## alpha
Design cordicMagPh, start of the top module:
module cordicMagPh
   #(parameter integer N        = 13,  
     parameter integer XY_WIDTH = 18)  
    (input  wire                           clk,
     input  wire                           reset,    
     input  wire                           st,       
     input  wire signed [XY_WIDTH - 1 : 0] xin,      
     input  wire signed [XY_WIDTH - 1 : 0] yin,      
     output reg                            rdy,      
     output wire        [XY_WIDTH - 1 : 0] mag,      
     output wire signed [XY_WIDTH + 1 : 0] ph);
Size in the first run: about 70 flip-flops, about 0.019 sq mm of cells after synthesis.
Settings: LEC_CHECK=0, CAP_MARGIN=20, CORE_MARGIN=2, CORE_UTILIZATION=72, CTS_CLUSTER_DIAMETER=27, CTS_CLUSTER_SIZE=47, MAX_ROUTING_LAYER=met4, PLACE_DENSITY_LB_ADDON=0.01, SETUP_SLACK_MARGIN=0.51, SLEW_MARGIN=20; clock period 5.99 ns.
run.sh (not shown) runs the stock make flow with config.mk's settings and CLKGATE_MAP_FILE=.
alpha finished all stages; layout check result: FAIL, due to negative setup slack.
#### Input delta (beta over alpha)
# alpha
export LEC_CHECK = 0
export CAP_MARGIN = 20
export CORE_MARGIN = 2
export CORE_UTILIZATION = 72
export CTS_CLUSTER_DIAMETER = 27
export CTS_CLUSTER_SIZE = 47
export MAX_ROUTING_LAYER = met4
export PLACE_DENSITY_LB_ADDON = 0.01
export SETUP_SLACK_MARGIN = 0.51
export SLEW_MARGIN = 20
create_clock -name core_clock -period 5.99 [get_ports {clk}]
# beta
export LEC_CHECK = 0
export CAP_MARGIN = 20
export CORE_MARGIN = 2
export CORE_UTILIZATION = 72
export CTS_CLUSTER_DIAMETER = 262
export CTS_CLUSTER_SIZE = 58
export PLACE_DENSITY = 0.67
export SLEW_MARGIN = 20
create_clock -name core_clock -period 6.51 [get_ports {clk}]
--- outcome ---
Nothing crashed in beta and all stages finished; the problem is that the final layout failed, the offending checks being negative setup slack.
Of beta and alpha, the run reporting the lower number of clock buffer instances in the layout was beta.
beta -> alpha: sequential cell area in the final layout flat
Number of buffers inserted by post-CTS setup repair on beta is down relative to alpha.
Relative slew slack was lower in beta than in alpha.
Via count is higher on alpha
alpha → beta: routability-driven placement congestion ratio decreased 1.1%, maximum frequency has decreased.
diff inputs: beta => gamma
# beta
export LEC_CHECK = 0
export CAP_MARGIN = 20
export CORE_MARGIN = 2
export CORE_UTILIZATION = 72
export CTS_CLUSTER_DIAMETER = 262
export CTS_CLUSTER_SIZE = 58
export PLACE_DENSITY = 0.67
export SLEW_MARGIN = 20
create_clock -name core_clock -period 6.51 [get_ports {clk}]
# gamma
export LEC_CHECK = 0
export CAP_MARGIN = 20
export CORE_MARGIN = 2
export CORE_UTILIZATION = 40
export SLEW_MARGIN = 20
create_clock -name core_clock -period 7.59 [get_ports {clk}]
## What came out
Of beta and gamma, gamma shows the lower final period utilization, with beta above it.
Diff beta -> gamma: minimum period implied by the final worst setup slack decreased by 0.10 ns relative to the old numbers, met1 routed wirelength after detailed routing increased by about 17% relative to the old numbers.
beta and gamma: one clean run, gamma; the rest did not finish clean.
gamma vs beta: path depth of the worst reg2reg path down by more than 10%
The maximum clock frequency of gamma is higher than that of beta.
Where violation count after the first detailed-routing iteration is concerned, beta is outperformed by gamma.
As far as fraction of area in registers is concerned, beta and gamma perform about the same.
The destination of the critical timing path comes out x[12] in one run and x[18] in the other, namely in gamma and beta respectively.

* * *

cordicMagPh again, from the RTL that the note above started with.
export LEC_CHECK = 0
export CAP_MARGIN = 0
export CORE_ASPECT_RATIO = 0.83
export CORE_MARGIN = 2
export CORE_UTILIZATION = 72
export CTS_CLUSTER_DIAMETER = 374
export CTS_CLUSTER_SIZE = 83
export GPL_TIMING_DRIVEN = 1
export PLACE_DENSITY_LB_ADDON = 0.06
export SETUP_SLACK_MARGIN = -0.57
export SLEW_MARGIN = 25
export TNS_END_PERCENT = 5
create_clock -name core_clock -period 5.82 [get_ports {clk}]
The first run ran to the end with violations: setup timing.
Next try:
CAP_MARGIN = 20   (was 0)
CORE_ASPECT_RATIO = unset   (was 0.83)
CORE_UTILIZATION = 40   (was 72)
CTS_CLUSTER_DIAMETER = unset   (was 374)
CTS_CLUSTER_SIZE = unset   (was 83)
GPL_TIMING_DRIVEN = unset   (was 1)
PLACE_DENSITY_LB_ADDON = unset   (was 0.06)
SETUP_SLACK_MARGIN = unset   (was -0.57)
SLEW_MARGIN = 20   (was 25)
TNS_END_PERCENT = unset   (was 5)
clock period = 6.03 ns   (was 5.82 ns; I/O delays follow)
The changed run ran to the end with violations: setup timing. Die size rose by well over a third. Via count fell by a few percent. Utilization drops by 36 points. Worst setup slack gains 0.38 ns. Global-route usage shrinks by 22 points. Fmax grows by a few percent. Routed wire length shrinks slightly. Hold slack got worse by 0.0032 ns.
Next try:
CTS_CLUSTER_DIAMETER = 256   (was unset)
CTS_CLUSTER_SIZE = 27   (was unset)
PLACE_DENSITY_LB_ADDON = 0.3   (was unset)
TNS_END_PERCENT = 40   (was unset)
clock period = 7.5 ns   (was 6.03 ns; I/O delays follow)
Result: The new run passed the timing, DRC and antenna checks. Cell count fell by about 3.4%. Hold slack hardly moves. Flip-flop count stays the same. Non-clock buffer count fell by 109. Maximum frequency fell by 10%. Design area fell by about 5.4%. Register-to-register slack gains 0.74 ns.

* * *

Starting RTL as in the previous note.
## cordicMagPh
module cordicMagPh
   #(parameter integer N        = 13,  
     parameter integer XY_WIDTH = 18)  
    (input  wire                           clk,
     input  wire                           reset,    
     input  wire                           st,       
     input  wire signed [XY_WIDTH - 1 : 0] xin,      
     input  wire signed [XY_WIDTH - 1 : 0] yin,      
     output reg                            rdy,      
     output wire        [XY_WIDTH - 1 : 0] mag,      
     output wire signed [XY_WIDTH + 1 : 0] ph);
==> flow/config.mk <==
export PLATFORM = sky130hd
export DESIGN_NAME = cordicMagPh
export DESIGN_NICKNAME = cordicMagPh
export VERILOG_FILES = /design/flow/design.v
export SDC_FILE = /design/flow/constraint.sdc
export NUM_CORES = 4
export LEC_CHECK = 0
export CAP_MARGIN = 0
export CORE_ASPECT_RATIO = 0.83
export CORE_MARGIN = 2
export CORE_UTILIZATION = 72
export CTS_CLUSTER_SIZE = 83
export GPL_TIMING_DRIVEN = 1
export PLACE_DENSITY_LB_ADDON = 0.22
export SLEW_MARGIN = 20
export TNS_END_PERCENT = 5
==> flow/constraint.sdc <==
create_clock -name core_clock -period 5.89 [get_ports {clk}]
set_input_delay 1.1780 -clock core_clock [delete_from_list [all_inputs] [get_ports {clk}]]
set_output_delay 1.1780 -clock core_clock [all_outputs]
set_load 0.01 [all_outputs]
The starting point finished but failed the layout checks on setup timing.
Rerun with:
Settings changed: CAP_MARGIN 0 to 20, CORE_ASPECT_RATIO 0.83 to unset, CORE_UTILIZATION 72 to 28, CTS_CLUSTER_SIZE 83 to unset, GPL_TIMING_DRIVEN 1 to unset, PLACE_DENSITY_LB_ADDON 0.22 to unset, TNS_END_PERCENT 5 to unset.
Clock period 5.89 ns to 9.76 ns, I/O delays scaled along.
What happened: The changed run finished clean; fmax went down by 16%; area after synthesis is unchanged.

* * *

## run A
Starting RTL as in the previous note.
// cordicMagPh
module cordicMagPh
   #(parameter integer N        = 13,  
     parameter integer XY_WIDTH = 18)  
    (input  wire                           clk,
     input  wire                           reset,    
     input  wire                           st,       
     input  wire signed [XY_WIDTH - 1 : 0] xin,      
     input  wire signed [XY_WIDTH - 1 : 0] yin,      
     output reg                            rdy,      
     output wire        [XY_WIDTH - 1 : 0] mag,      
     output wire signed [XY_WIDTH + 1 : 0] ph);
==> flow/config.mk <==
export PLATFORM = sky130hd
export DESIGN_NAME = cordicMagPh
export DESIGN_NICKNAME = cordicMagPh
export VERILOG_FILES = /design/flow/design.v
export SDC_FILE = /design/flow/constraint.sdc
export NUM_CORES = 4
export LEC_CHECK = 0
export CAP_MARGIN = 20
export CORE_ASPECT_RATIO = 0.5
export CORE_MARGIN = 2
export CORE_UTILIZATION = 40
export CTS_CLUSTER_DIAMETER = 226
export CTS_CLUSTER_SIZE = 99
export GPL_ROUTABILITY_DRIVEN = 0
export SLEW_MARGIN = 20
export TNS_END_PERCENT = 5
==> flow/constraint.sdc <==
create_clock -name core_clock -period 8.0 [get_ports {clk}]
set_input_delay 1.6000 -clock core_clock [delete_from_list [all_inputs] [get_ports {clk}]]
set_output_delay 1.6000 -clock core_clock [all_outputs]
set_load 0.01 [all_outputs]
> inputs changed (run A -> run B)
- changing CORE_UTILIZATION from 40 to 20
- changing CORE_ASPECT_RATIO from 0.5 to 0.74
- changing CTS_CLUSTER_SIZE from 99 to 62
- changing CTS_CLUSTER_DIAMETER from 226 to 138
- setting ABC_AREA to 1 for the first time
- setting CELL_PAD_IN_SITES_GLOBAL_PLACEMENT to 3 for the first time
- changing TNS_END_PERCENT from 5 to 50
- changing CORE_MARGIN from 2 to 8
- setting MIN_ROUTING_LAYER to met1 for the first time
## What came out
Compared with run A, in run B routed length on met2 rose 48%, smallest setup slack after layout increased by 0.35 ns relative to the old numbers.
The dominant kind of combinational cell comes out adder cells in one run and simple AND/OR/NAND/NOR gates in the other, namely in run A and run B respectively.
Run B finished end to end and its layout was clean on timing, DRC and antenna.
Measured against run B, the area after synthesis of run A comes out at 0.930 times the reference value.
Run A ended up with fa_1 as its highest-delay cell along the critical path; run B ended up with dfrtp_1.
[diff] final hold slack, run B relative to run A: improvement
Between run A and run B, the number of cell instances after yosys synthesis is higher for run B.
Run B against run A: clock period minus final worst setup slack shrank by 0.35 ns, final instance area grew by 12%.
## Diff of input files: run C against run B
- CORE_UTILIZATION: 20 -> 40
- ABC_AREA: 1 -> unset
- MIN_ROUTING_LAYER: met1 -> unset
- SLEW_MARGIN: 20 -> 5
- CTS_CLUSTER_DIAMETER: 138 -> 256
- CTS_CLUSTER_SIZE: 62 -> 27
- CORE_ASPECT_RATIO: 0.74 -> unset
- TNS_END_PERCENT: 50 -> 40
- GPL_ROUTABILITY_DRIVEN: 0 -> unset
- CORE_MARGIN: 8 -> 2
- CELL_PAD_IN_SITES_GLOBAL_PLACEMENT: 3 -> unset
Findings:
- Side by side, total routing usage reported by global routing turned out higher in run C than in run B.
- Non-clock buffer count (run C vs. run B) decreases by more than 10%
- Changes observed in run C relative to run B: critical path depth fell 19%; minimum hold slack decreased by 0.063 ns relative to the old numbers; number of standard cells in the final layout excluding fillers decreased 1658.
- [compare] base=run B new=run C: number of nets at floorplan shows a reduction of 23%; storage element area shows no meaningful change.
- Number of placement rows shrinks by more than 10% when moving from run B to run C.
Input changes introduced in run D (baseline for comparison: run C):
- ABC_AREA now 1, previously not set
- CORE_ASPECT_RATIO now 1.72, previously not set
- CTS_CLUSTER_DIAMETER now 103, was 256
- CTS_CLUSTER_SIZE now 99, was 27
- TNS_END_PERCENT now 35, was 40
- SLEW_MARGIN now 20, was 5
- PLACE_DENSITY now 0.9, previously not set
Notes after the runs:
Diff run C -> run D | count of non-filler cells in the finished layout | up by more than a quarter. When run D is set beside run C, its headroom to the max-slew limit turns out to be 2.0 points larger. Going from run C to run D, final setup slack of the worst path grows by 0.66 ns.

* * *

north:
The RTL this note starts from:
==> flow/design.v <==
module cordicMagPh
   #(parameter integer N        = 13,  
     parameter integer XY_WIDTH = 18)  
    (input  wire                           clk,
     input  wire                           reset,    
     input  wire                           st,       
     input  wire signed [XY_WIDTH - 1 : 0] xin,      
     input  wire signed [XY_WIDTH - 1 : 0] yin,      
     output reg                            rdy,      
     output wire        [XY_WIDTH - 1 : 0] mag,      
     output wire signed [XY_WIDTH + 1 : 0] ph);      
    localparam integer N_WIDTH = $clog2(N);
    reg signed [XY_WIDTH + 1 : 0] x, y, z;
    reg        [N_WIDTH  - 1 : 0] ni;       
    reg                           qrt;      
    wire signed [XY_WIDTH + 1 : 0] xShift, yShift;
    wire        [XY_WIDTH - 2 : 0] atan;
    reg  signed [XY_WIDTH + 1 : 0] zCnv;
    reg          [XY_WIDTH : 0] a;
    reg  [2 * XY_WIDTH - 1 : 0] r;
    localparam [1 : 0] ST0 = 2'd0, ST1 = 2'd1, ST2 = 2'd2, ST3 = 2'd3;
    reg [1 : 0] state;
    localparam integer PKG_WIDTH = XY_WIDTH + 1;
    function [63:0] atanLUTlong;
        input integer i;
        begin
            case (i)
                0: atanLUTlong = 64'd2305843009213693952;
                1: atanLUTlong = 64'd1361218612134873344;
                2: atanLUTlong = 64'd719230530580881024;
                3: atanLUTlong = 64'd365092647525521984;
                4: atanLUTlong = 64'd183254791493294816;
                5: atanLUTlong = 64'd91716730292036224;
                6: atanLUTlong = 64'd45869556482713136;
                7: atanLUTlong = 64'd22936177926750896;
                8: atanLUTlong = 64'd11468263948075832;
                9: atanLUTlong = 64'd5734153847876408;
                10: atanLUTlong = 64'd2867079658191484;
                11: atanLUTlong = 64'd1433540170878135;
                12: atanLUTlong = 64'd716770128161890;
                13: atanLUTlong = 64'd358385069421298;
                14: atanLUTlong = 64'd179192535378193;
                15: atanLUTlong = 64'd89596267772540;
                16: atanLUTlong = 64'd44798133896700;
                17: atanLUTlong = 64'd22399066949654;
                18: atanLUTlong = 64'd11199533474990;
                19: atanLUTlong = 64'd5599766737515;
                20: atanLUTlong = 64'd2799883368760;
                21: atanLUTlong = 64'd1399941684380;
                22: atanLUTlong = 64'd699970842190;
                23: atanLUTlong = 64'd349985421095;
                24: atanLUTlong = 64'd174992710548;
                25: atanLUTlong = 64'd87496355274;
                26: atanLUTlong = 64'd43748177637;
                27: atanLUTlong = 64'd21874088818;
                28: atanLUTlong = 64'd10937044409;
                29: atanLUTlong = 64'd5468522205;
                30: atanLUTlong = 64'd2734261102;
                31: atanLUTlong = 64'd1367130551;
                32: atanLUTlong = 64'd683565276;
                33: atanLUTlong = 64'd341782638;
                34: atanLUTlong = 64'd170891319;
                35: atanLUTlong = 64'd85445659;
                36: atanLUTlong = 64'd42722830;
                37: atanLUTlong = 64'd21361415;
                38: atanLUTlong = 64'd10680707;
                39: atanLUTlong = 64'd5340354;
                40: atanLUTlong = 64'd2670177;
                41: atanLUTlong = 64'd1335088;
                42: atanLUTlong = 64'd667544;
                43: atanLUTlong = 64'd333772;
                44: atanLUTlong = 64'd166886;
                45: atanLUTlong = 64'd83443;
                46: atanLUTlong = 64'd41722;
                47: atanLUTlong = 64'd20861;
                48: atanLUTlong = 64'd10430;
                49: atanLUTlong = 64'd5215;
                50: atanLUTlong = 64'd2608;
                51: atanLUTlong = 64'd1304;
                52: atanLUTlong = 64'd652;
                53: atanLUTlong = 64'd326;
                54: atanLUTlong = 64'd163;
                55: atanLUTlong = 64'd81;
                56: atanLUTlong = 64'd41;
                57: atanLUTlong = 64'd20;
                58: atanLUTlong = 64'd10;
                59: atanLUTlong = 64'd5;
                60: atanLUTlong = 64'd3;
                61: atanLUTlong = 64'd1;
                62: atanLUTlong = 64'd1;
                63: atanLUTlong = 64'd0;
                default: atanLUTlong = 64'd0;
            endcase
        end
    endfunction
    function [63:0] coefdLUTlong;
        input integer i;
        begin
            case (i)
                0: coefdLUTlong = 64'd3260954456333195264;
                1: coefdLUTlong = 64'd2916686334356757504;
                2: coefdLUTlong = 64'd2829601372552588288;
                3: coefdLUTlong = 64'd2807750841902562304;
                4: coefdLUTlong = 64'd2802282967498353152;
                5: coefdLUTlong = 64'd2800915666627739136;
                6: coefdLUTlong = 64'd2800573820569637376;
                7: coefdLUTlong = 64'd2800488357751430656;
                8: coefdLUTlong = 64'd2800466991965381120;
                9: coefdLUTlong = 64'd2800461650513774592;
                10: coefdLUTlong = 64'd2800460315150554624;
                11: coefdLUTlong = 64'd2800459981309729792;
                12: coefdLUTlong = 64'd2800459897849522176;
                13: coefdLUTlong = 64'd2800459876984470016;
                14: coefdLUTlong = 64'd2800459871768206848;
                15: coefdLUTlong = 64'd2800459870464141312;
                16: coefdLUTlong = 64'd2800459870138124800;
                17: coefdLUTlong = 64'd2800459870056620544;
                18: coefdLUTlong = 64'd2800459870036244480;
                19: coefdLUTlong = 64'd2800459870031150592;
                20: coefdLUTlong = 64'd2800459870029877248;
                21: coefdLUTlong = 64'd2800459870029558784;
                22: coefdLUTlong = 64'd2800459870029479424;
                23: coefdLUTlong = 64'd2800459870029459456;
                24: coefdLUTlong = 64'd2800459870029454336;
                25: coefdLUTlong = 64'd2800459870029453312;
                default: coefdLUTlong = 64'd0;
            endcase
        end
    endfunction
    localparam integer COEFD_LUT_LONG_SIZE = 26;
    function [PKG_WIDTH - 3 : 0] atanLUTshort;
        input integer i;
        reg [63 : 0] v;
        begin
            v = atanLUTlong(i);
            atanLUTshort = v[61 -: PKG_WIDTH - 2];
        end
    endfunction
    function [PKG_WIDTH - 3 : 0] coefdInit;
        input integer dummy;
        reg [63 : 0] v;
        begin
            if (N - 1 > COEFD_LUT_LONG_SIZE - 1)
                v = coefdLUTlong(COEFD_LUT_LONG_SIZE - 1);
            else
                v = coefdLUTlong(N - 1);
            coefdInit = v[61 -: PKG_WIDTH - 2];
        end
    endfunction
    localparam [PKG_WIDTH - 3 : 0] coefd = coefdInit(0);
    function [PKG_WIDTH - 1 : 0] signalSaturate;
        input [PKG_WIDTH - 1 : 0] x;
        begin
            if (x[PKG_WIDTH - 1 : PKG_WIDTH - 2] == 2'b01) begin
                signalSaturate = {2'b01, {(PKG_WIDTH - 2){1'b0}}};
            end else if (x[PKG_WIDTH - 1 : PKG_WIDTH - 2] == 2'b10) begin
                signalSaturate = {2'b11, {(PKG_WIDTH - 2){1'b0}}};
            end else begin
                signalSaturate = x;
            end
        end
    endfunction
    always @(posedge clk or posedge reset)
    if (reset) begin
        rdy   <= 1'b0;
        x     <= {(XY_WIDTH + 2){1'b0}};
        y     <= {(XY_WIDTH + 2){1'b0}};
        z     <= {(XY_WIDTH + 2){1'b0}};
        ni    <= {N_WIDTH{1'b0}};
        qrt   <= 1'b0;
        state <= ST0;
    end else begin
        if (st) begin  
            rdy <= 1'b0;
            ni  <= {N_WIDTH{1'b0}};  
            if (xin < 0) begin
                x   <= -xin;
                qrt <= 1'b1;
            end else begin  
                x   <= xin;
                qrt <= 1'b0;
            end
            y <= yin;
            state <= ST1;
        end else begin
            case (state)
                ST0: begin
                    rdy <= 1'b1;
                end
                ST1: begin
                    if (y == 0) begin  
                        rdy <= 1'b1;
                        if (~qrt) begin  
                            z <= {(XY_WIDTH + 2){1'b0}};
                        end else begin
                            z <= {2'b01, {XY_WIDTH{1'b0}}};  
                        end
                        state <= ST0;  
                    end else begin  
                        if (y < 0) begin
                            x <= x - y;
                            y <= y + x;
                            z <= -atan;
                        end else begin
                            x <= x + y;
                            y <= y - x;
                            z <= atan;
                        end
                        ni    <= ni + 1'd1;
                        state <= ST2;
                    end
                end
                ST2: begin
                    if (y < 0) begin
                        x <= x - yShift;
                        y <= y + xShift;
                        z <= z - atan;
                    end else begin  
                        x <= x + yShift;
                        y <= y - xShift;
                        z <= z + atan;
                    end
                    if (ni < N - 1) begin  
                        ni    <= ni + 1'd1;
                        state <= ST2;
                    end else begin
                        ni    <= {N_WIDTH{1'b0}};
                        state <= ST3;
                    end
                end
                ST3: begin
                    rdy   <= 1'b1;
                    x     <= {1'b0, r[2 * XY_WIDTH - 1 : XY_WIDTH - 1]};
                    z     <= zCnv;
                    state <= ST0;
                end
            endcase
        end
    end
    assign xShift = x >>> ni;
    assign yShift = y >>> ni;
    assign atan   = atanLUTshort(ni);
    always @(*) begin
        if (x >= 0) begin
            a = x[XY_WIDTH : 0];
        end else begin
            a = {(XY_WIDTH + 1){1'b0}};
        end
        r = a * coefd;
    end
    always @(*) begin
        zCnv = {z[XY_WIDTH + 1], signalSaturate(z[XY_WIDTH : 0])};
        if (~qrt) begin  
            zCnv = zCnv;
        end else begin     
            if (zCnv >= 0) begin
                zCnv = {2'b01, {XY_WIDTH{1'b0}}} - zCnv;  
            end else begin
                zCnv = {2'b11, {XY_WIDTH{1'b0}}} - zCnv;  
            end
        end
    end
    assign mag = x[XY_WIDTH - 1 : 0];
    assign ph  = z;
endmodule
clock: 6.34 ns
lec_check: 0
abc_area: 1
cap_margin: 15
core_aspect_ratio: 0.7
core_margin: 2
core_utilization: 68
cts_cluster_diameter: 222
cts_cluster_size: 96
place_density: 0.37
setup_slack_margin: -0.22
slew_margin: 20
north: complete, dirty (negative setup slack)
Relative to north, the following input files were edited for south:
- CAP_MARGIN now 20, was 15
- CORE_ASPECT_RATIO no longer set, was 0.7
Results
south reports its busiest layer in global routing as met2 while north reports met1. south vs north: starting density of the core up. Relative to north, the detailed-placement wirelength estimate measured on south has decreased by a few percent. south ended up with a lower worst setup skew after layout than north did. south finished all stages; however, its layout fails the closing checks, the failures being negative setup slack.
Edits applied to the flow inputs when going from south to east:
- removing CTS_CLUSTER_DIAMETER (formerly 222)
- removing SETUP_SLACK_MARGIN (formerly -0.22)
- removing CTS_CLUSTER_SIZE (formerly 96)
- changing CORE_UTILIZATION from 68 to 40
- removing ABC_AREA (formerly 1)
- removing PLACE_DENSITY (formerly 0.37)
- changing the clock period (ns, I/O delays scaled along) from 6.34 to 8.0
==> results <==
Every stage of the flow completed for east, and the final layout passed the timing, DRC and antenna checks.
Path length in cells of the critical path was higher in east than in south.
NOTE: share of the yosys chip area belonging to registers in east exceeds that of south
Diff south -> east | number of ordinary and repair buffers in the finished layout | down by more than 10%
Modified inputs, west compared to east
- TNS_END_PERCENT now 5, previously not set
- CELL_PAD_IN_SITES_GLOBAL_PLACEMENT now 3, previously not set
- CTS_CLUSTER_SIZE now 99, previously not set
- CORE_ASPECT_RATIO now 0.5, previously not set
- CTS_CLUSTER_DIAMETER now 306, previously not set
## What came out
- For west and east, there was not a single run that failed to finish clean.
- west vs. east: worst hold slack rose by 0.0033 ns; total vias in the final route fell by 639; worst slack at placement fell by 0.37 ns.
- Number of cells in Yosys stat: east vs west identical
- ~same total grt overflow in west and east
- Summary — die extent in y, west relative to east: lower, by 29%.
- west ended up with a higher top fanout value on the critical path than east did.
- Final period utilization: west vs east up 1.1 points
